==> branch fjord <==
Design caesar_cipher, start of the top module:
module caesar_cipher (
   input            clk
  ,input            rst_n
  ,input            ptxt_valid  
  ,input            mode  
  ,input            key_shift_dir_1  
  ,input            key_shift_dir_3  
  ,input      [4:0] key_shift_num_1  
  ,input      [4:0] key_shift_num_3  
  ,input      [7:0] ptxt_char
  ,output reg [7:0] ctxt_char
  ,output reg       err_invalid_key_shift_num
  ,output reg       err_invalid_ptxt_char
  ,output reg       ctx_ready
);
export LEC_CHECK = 0
export CAP_MARGIN = 15
export CELL_PAD_IN_SITES_DETAIL_PLACEMENT = 0
export CELL_PAD_IN_SITES_GLOBAL_PLACEMENT = 1
export CORE_ASPECT_RATIO = 1.96
export CORE_MARGIN = 2
export CORE_UTILIZATION = 24
export CTS_CLUSTER_DIAMETER = 389
export GPL_ROUTABILITY_DRIVEN = 1
export GPL_TIMING_DRIVEN = 1
export HOLD_SLACK_MARGIN = 0.13
export MAX_ROUTING_LAYER = met4
export MIN_ROUTING_LAYER = met1
export PLACE_DENSITY_LB_ADDON = 0.1
export SLEW_MARGIN = 20
export TNS_END_PERCENT = 65
create_clock -name core_clock -period 7.77 [get_ports {clk}]
run.sh (not shown) runs the stock make flow with config.mk's settings and CLKGATE_MAP_FILE=.
==> inputs of branch delta, as changes to branch fjord <==
==> flow/config.mk (replaced) <==
export PLATFORM = sky130hd
export DESIGN_NAME = caesar_cipher
export DESIGN_NICKNAME = caesar_cipher
export VERILOG_FILES = /design/flow/design.v
export SDC_FILE = /design/flow/constraint.sdc
export NUM_CORES = 4
export LEC_CHECK = 0
export CAP_MARGIN = 20
export CORE_MARGIN = 2
export CORE_UTILIZATION = 68
export MAX_ROUTING_LAYER = met4
export SLEW_MARGIN = 20
==> flow/constraint.sdc (replaced) <==
create_clock -name core_clock -period 10.6 [get_ports {clk}]
set_input_delay 2.1200 -clock core_clock [delete_from_list [all_inputs] [get_ports {clk}]]
set_output_delay 2.1200 -clock core_clock [all_outputs]
set_load 0.01 [all_outputs]
==> inputs of branch juniper, as changes to branch fjord <==
==> flow/config.mk (replaced) <==
export PLATFORM = sky130hd
export DESIGN_NAME = caesar_cipher
export DESIGN_NICKNAME = caesar_cipher
export VERILOG_FILES = /design/flow/design.v
export SDC_FILE = /design/flow/constraint.sdc
export NUM_CORES = 4
export LEC_CHECK = 0
export CAP_MARGIN = 20
export CORE_MARGIN = 2
export CORE_UTILIZATION = 40
export PLACE_DENSITY_LB_ADDON = 0.1
export SLEW_MARGIN = 40
==> flow/constraint.sdc (replaced) <==
create_clock -name core_clock -period 14.0 [get_ports {clk}]
set_input_delay 2.8000 -clock core_clock [delete_from_list [all_inputs] [get_ports {clk}]]
set_output_delay 2.8000 -clock core_clock [all_outputs]
set_load 0.01 [all_outputs]
==> inputs of branch indigo, as changes to branch fjord <==
==> flow/config.mk (replaced) <==
export PLATFORM = sky130hd
export DESIGN_NAME = caesar_cipher
export DESIGN_NICKNAME = caesar_cipher
export VERILOG_FILES = /design/flow/design.v
export SDC_FILE = /design/flow/constraint.sdc
export NUM_CORES = 4
export LEC_CHECK = 0
export CAP_MARGIN = 30
export CELL_PAD_IN_SITES_DETAIL_PLACEMENT = 0
export CELL_PAD_IN_SITES_GLOBAL_PLACEMENT = 0
export CORE_MARGIN = 2
export CORE_UTILIZATION = 72
export CTS_CLUSTER_DIAMETER = 363
export CTS_CLUSTER_SIZE = 37
export GPL_TIMING_DRIVEN = 1
export MAX_ROUTING_LAYER = met4
export MIN_ROUTING_LAYER = met1
export SLEW_MARGIN = 20
export TNS_END_PERCENT = 65
==> flow/constraint.sdc (replaced) <==
create_clock -name core_clock -period 13.7 [get_ports {clk}]
set_input_delay 2.7400 -clock core_clock [delete_from_list [all_inputs] [get_ports {clk}]]
set_output_delay 2.7400 -clock core_clock [all_outputs]
set_load 0.01 [all_outputs]
==> results <==
quantity                                                        branch indigo                branch fjord              branch juniper               branch delta
Core Box Area                                                      21700 um^2                  65100 um^2                  38800 um^2                 22700 um^2
Total Routed Length                                                   52.1 mm                     83.0 mm                     57.6 mm                          -
Max-cap violations                                                          0                           0                           0                          -
Detailed router's first-iteration violation count                        2370                         927                        1577                          -
Total negative setup slack                                               0 ns                   -14.12 ns                        0 ns                          -
Status                                                complete, no violations  complete, but fails checks     complete, no violations  aborted with a tool error
Failing step                                                                -                           -                           -             global routing
Reasons for failing layout checks                                           -                setup timing                           -                          -
Highest-delay cell along the critical path                               fa_1                        fa_2                    a211oi_1                          -
Data arrival time at the worst-slack endpoint                        13.20 ns                     9.93 ns                    13.45 ns                          -
Worst min-delay path class                         primary input to async pin  primary input to async pin  primary input to async pin                          -
